Setup of build 32:
## HandwashSensor
module HandwashSensor(
    input clk,
    input reset,
    input acceptLeftHandDistance,
    input [15:0] leftHandDistance,
    input acceptLeftHandGain,
    input [7:0] leftHandGain,
    input acceptRightHandDistance,
    input [15:0] rightHandDistance,
    input acceptRightHandGain,
    input [7:0] rightHandGain,
    output waterOn
);
For scale: about 80 flip-flops, ~55 I/O pins.
make LEC_CHECK=0 CAP_MARGIN=20 CORE_MARGIN=2 CORE_UTILIZATION=72 CTS_CLUSTER_DIAMETER=376 CTS_CLUSTER_SIZE=100 PLACE_DENSITY=0.43 SLEW_MARGIN=20 finish   # period 6.03 ns
run.sh (not shown) runs the stock make flow with config.mk's settings and CLKGATE_MAP_FILE=.
Edits applied to the flow inputs when going from build 32 to build 47:
Settings: swapping 376 for 400 in CTS_CLUSTER_DIAMETER; putting ABC_AREA at 1 where nothing was set; swapping 100 for 96 in CTS_CLUSTER_SIZE; clearing PLACE_DENSITY, which used to be 0.43; swapping 6.03 for 4.24 in the clock period (ns, I/O delays scaled along).
[summary]
Build 47 finished all stages; layout check result: FAIL, due to setup timing. Delta (build 47 minus build 32): count of clock-buffer cells in the layout down 3; simple logic cell fraction of the synthesized area up 0.76 points; peak ir drop on the vdd network up about 40%; combinational power up 270%. In build 47, worst setup slack is lower than in build 32. Compared with build 32, in build 47 fraction of the core area covered by cells at the end of the flow has increased; share of the clock period used by the worst path has increased; total power has increased. Looking at number of global-route vias before repair across build 47 and build 32, the one that comes out higher is build 47.
--- input diff build 47..build 5 ---
Settings: clearing CTS_CLUSTER_SIZE, which used to be 96; clearing ABC_AREA, which used to be 1; clearing CTS_CLUSTER_DIAMETER, which used to be 400; swapping 72 for 65 in CORE_UTILIZATION; swapping 4.24 for 5.41 in the clock period (ns, I/O delays scaled along).
- Build 5: done, clean on timing, DRC and antenna
- Build 5 drops fewer vias than build 47.
- Wire length was lower in build 5 than in build 47.
- Per the comparison of build 5 with build 47, layout-stage area growth over the synthesis result shrank by 11 points, global routing met2 resource utilization lower, clock network area share grew by 0.78 points.
The following lists how build 85 was set up differently from build 5:
Settings: CORE_UTILIZATION now 40, was 65; the clock period (ns, I/O delays scaled along) now 5.18, was 5.41.
==> comparison <==
Between build 5 and build 85, the final cell count is higher for build 85.
Going from build 5 to build 85, post-route standard cell area excluding fillers higher; minimum setup slack in the final design lower; setup TNS after final layout roughly the same.
Delta (build 85 minus build 5): proportion of cell area occupied by multi-input gates went down 1.8 points, number of iterations in the first detailed-routing pass went down 1, tapcell count went up 119.
met1 usage in build 85 is 10 points below build 5.
Compared to build 5, build 85 was floorplanned on a bigger die.

========
The RTL this note starts from:
==> flow/design.v <==
module HandwashSensor(
    input clk,
    input reset,
    input acceptLeftHandDistance,
    input [15:0] leftHandDistance,
    input acceptLeftHandGain,
    input [7:0] leftHandGain,
    input acceptRightHandDistance,
    input [15:0] rightHandDistance,
    input acceptRightHandGain,
    input [7:0] rightHandGain,
    output waterOn
);
reg [15:0] leftHandDistanceHeld;
 always@(posedge clk)  begin
     if(reset)
         leftHandDistanceHeld <= 0;
     else if(acceptLeftHandDistance)
         leftHandDistanceHeld <= leftHandDistance;
     else
         leftHandDistanceHeld <= leftHandDistanceHeld;
 end
reg [7:0] leftHandGainHeld;
 always@(posedge clk)  begin
     if(reset)
         leftHandGainHeld <= 0;
     else if(acceptLeftHandGain)
         leftHandGainHeld <= leftHandGain;
     else
         leftHandGainHeld <= leftHandGainHeld;
 end
reg [15:0] rightHandDistanceHeld;
 always@(posedge clk)  begin
     if(reset)
         rightHandDistanceHeld <= 0;
     else if(acceptRightHandDistance)
         rightHandDistanceHeld <= rightHandDistance;
     else
         rightHandDistanceHeld <= rightHandDistanceHeld;
 end
reg [7:0] rightHandGainHeld;
 always@(posedge clk)  begin
     if(reset)
         rightHandGainHeld <= 0;
     else if(acceptRightHandGain)
         rightHandGainHeld <= rightHandGain;
     else
         rightHandGainHeld <= rightHandGainHeld;
 end
wire [15:0] leftHand;
 wire [23:0] leftHandDistanceHeld_Mult_leftHandGainHeld;
 DSP48_AxB dsp_leftHandDistanceHeld_Mult_leftHandGainHeld(
     .CLK(clk),
     .A({ {9{1'b0}}, leftHandDistanceHeld}),
     .B({ {10{1'b0}}, leftHandGainHeld}),
     .P(leftHandDistanceHeld_Mult_leftHandGainHeld)
 );
 reg [16:0] leftHandDistanceHeld_Mult_leftHandGainHeld_ShiftR_7;
 always@(posedge clk) begin
     if(reset)
         leftHandDistanceHeld_Mult_leftHandGainHeld_ShiftR_7 <= 0;
     else
         leftHandDistanceHeld_Mult_leftHandGainHeld_ShiftR_7 <= leftHandDistanceHeld_Mult_leftHandGainHeld >> 7;
 end
 assign leftHand = leftHandDistanceHeld_Mult_leftHandGainHeld_ShiftR_7;
wire [15:0] rightHand;
 wire [23:0] rightHandDistanceHeld_Mult_rightHandGainHeld;
 DSP48_AxB dsp_rightHandDistanceHeld_Mult_rightHandGainHeld(
     .CLK(clk),
     .A({ {9{1'b0}}, rightHandDistanceHeld}),
     .B({ {10{1'b0}}, rightHandGainHeld}),
     .P(rightHandDistanceHeld_Mult_rightHandGainHeld)
 );
 reg [16:0] rightHandDistanceHeld_Mult_rightHandGainHeld_ShiftR_7;
 always@(posedge clk) begin
     if(reset)
         rightHandDistanceHeld_Mult_rightHandGainHeld_ShiftR_7 <= 0;
     else
         rightHandDistanceHeld_Mult_rightHandGainHeld_ShiftR_7 <= rightHandDistanceHeld_Mult_rightHandGainHeld >> 7;
 end
 assign rightHand = rightHandDistanceHeld_Mult_rightHandGainHeld_ShiftR_7;
parameter threshold = 1500;
assign waterOn = leftHand != 0 && rightHand != 0 && (leftHand < threshold || rightHand < threshold);
endmodule
module DSP48_AxB
   (CLK,
    A,
    B,
    P);
  input CLK;
  input [24:0]A;
  input [17:0]B;
  output [42:0]P;
assign P = A*B;
endmodule
clock: 4.4 ns
lec_check: 0
cap_margin: 20
core_margin: 2
core_utilization: 67
cts_cluster_diameter: 98
slew_margin: 20
The starting point finished with negative setup slack left.
Rerun with:
- CORE_UTILIZATION: 67 -> 64
- CTS_CLUSTER_DIAMETER: 98 -> not set
- clock period: 4.4 -> 4.11 ns (I/O delays scaled with it)
What happened: The changed run reached the layout checks and failed them: negative setup slack. Power increases by 17%. Synthesized area does not change. Routed wire length rises by 2.1%. Synthesized cell count does not change. Sequential share of layout area fell by 0.60 points.
Rerun with:
- CORE_ASPECT_RATIO: not set -> 0.5
- CORE_UTILIZATION: 64 -> 59
- clock period: 4.11 -> 7.0 ns (I/O delays scaled with it)
Effect:
- With this change the flow completed without violations
- sequential power came out lower by about 40%
- sequential cell count stays the same
- worst setup slack gets better by 2.3 ns
- core utilization is lower by 19 points
- final cell count drops by about 10%
- synthesized cell count does not change
- final area goes down by 17%
- critical path depth stays the same
- routed wire length goes down by 18%
- register-to-register slack improves by 2.3 ns
- clock-buffer cell count came out lower by 1
Rerun with:
- CAP_MARGIN: 20 -> 25
- CELL_PAD_IN_SITES_DETAIL_PLACEMENT: not set -> 1
- CORE_ASPECT_RATIO: 0.5 -> 0.84
- CORE_UTILIZATION: 59 -> 40
- PLACE_DENSITY_LB_ADDON: not set -> 0.25
Outcome:
- combinational power grows by about 3%
- setup slack degrades by 0.17 ns
- non-clock buffer count rises by 1

========
RTL: the design.v shown in full above, as it stands there.
Settings: LEC_CHECK=0, CAP_MARGIN=35, CORE_ASPECT_RATIO=1.95, CORE_MARGIN=2, CORE_UTILIZATION=35, CTS_CLUSTER_DIAMETER=392, CTS_CLUSTER_SIZE=98, GPL_ROUTABILITY_DRIVEN=0, GPL_TIMING_DRIVEN=1, MAX_ROUTING_LAYER=met5, PLACE_DENSITY_LB_ADDON=0.08, SETUP_SLACK_MARGIN=-0.35, SLEW_MARGIN=0, TNS_END_PERCENT=20; clock period 5.46 ns.
Edit:
CORE_ASPECT_RATIO = 1.81   (was 1.95)
CORE_UTILIZATION = 57   (was 35)
CTS_CLUSTER_DIAMETER = 106   (was 392)
CTS_CLUSTER_SIZE = 18   (was 98)
PLACE_DENSITY = 0.36   (was default)
PLACE_DENSITY_LB_ADDON = default   (was 0.08)
What happened: Clock skew is lower by 5.6 ps. Non-clock buffer count is lower by 8. Routed wire length is lower by 8.5%. Global-route usage is higher by 8.6 points.
Edit:
CAP_MARGIN = 20   (was 35)
CORE_ASPECT_RATIO = default   (was 1.81)
CORE_UTILIZATION = 40   (was 57)
CTS_CLUSTER_DIAMETER = default   (was 106)
CTS_CLUSTER_SIZE = default   (was 18)
GPL_ROUTABILITY_DRIVEN = default   (was 0)
GPL_TIMING_DRIVEN = default   (was 1)
MAX_ROUTING_LAYER = default   (was met5)
PLACE_DENSITY = default   (was 0.36)
SETUP_SLACK_MARGIN = default   (was -0.35)
SLEW_MARGIN = 20   (was 0)
TNS_END_PERCENT = default   (was 20)
clock period = 7.0 ns   (was 5.46 ns; I/O delays follow)
Result: Count of clock-buffer cells in the layout does not change; global-route usage went down by 8.9 points; wire length went down by 7.4%; die area went up by 41%; utilization went down by 19 points; via count went down by 4.1%.
Edit:
CELL_PAD_IN_SITES_DETAIL_PLACEMENT = 1   (was default)
CORE_ASPECT_RATIO = 1.17   (was default)
CORE_MARGIN = 10   (was 2)
CORE_UTILIZATION = 35   (was 40)
CTS_CLUSTER_SIZE = 78   (was default)
GPL_ROUTABILITY_DRIVEN = 0   (was default)
GPL_TIMING_DRIVEN = 0   (was default)
MAX_ROUTING_LAYER = met4   (was default)
PLACE_DENSITY_LB_ADDON = 0.25   (was default)
=> Hold slack is better by 13 ps. Worst setup slack got worse by 570 ps. Fmax falls by 10%.
Edit:
CELL_PAD_IN_SITES_DETAIL_PLACEMENT = default   (was 1)
CORE_ASPECT_RATIO = default   (was 1.17)
CORE_UTILIZATION = 40   (was 35)
CTS_CLUSTER_SIZE = default   (was 78)
GPL_ROUTABILITY_DRIVEN = default   (was 0)
GPL_TIMING_DRIVEN = default   (was 0)
HOLD_SLACK_MARGIN = 0.29   (was default)
MAX_ROUTING_LAYER = default   (was met4)
PLACE_DENSITY = 0.53   (was default)
PLACE_DENSITY_LB_ADDON = default   (was 0.25)
After rerunning: The new run passed the timing, DRC and antenna checks; hold slack got worse by 39 ps; sequential power rises by a few percent; power falls by a few percent; utilization rises by 5.0 points; first-iteration DRC count rises by roughly a tenth.
Edit:
ABC_AREA = 1   (was default)
CORE_ASPECT_RATIO = 0.5   (was default)
CORE_MARGIN = 8   (was 10)
CORE_UTILIZATION = 57   (was 40)
HOLD_SLACK_MARGIN = default   (was 0.29)
PLACE_DENSITY = default   (was 0.53)
SETUP_SLACK_MARGIN = 1.77   (was default)
TNS_END_PERCENT = 15   (was default)
Result: Non-clock buffer count does not change; fmax rises by 8.8%; routed wire length rises by 14%; die size falls by 25%; register-to-register slack gets better by 420 ps; worst hold slack gets better by 75 ps; area after synthesis rises by 7.9%; cell count rises by 23%.
Power and IR drop assume default switching activity.
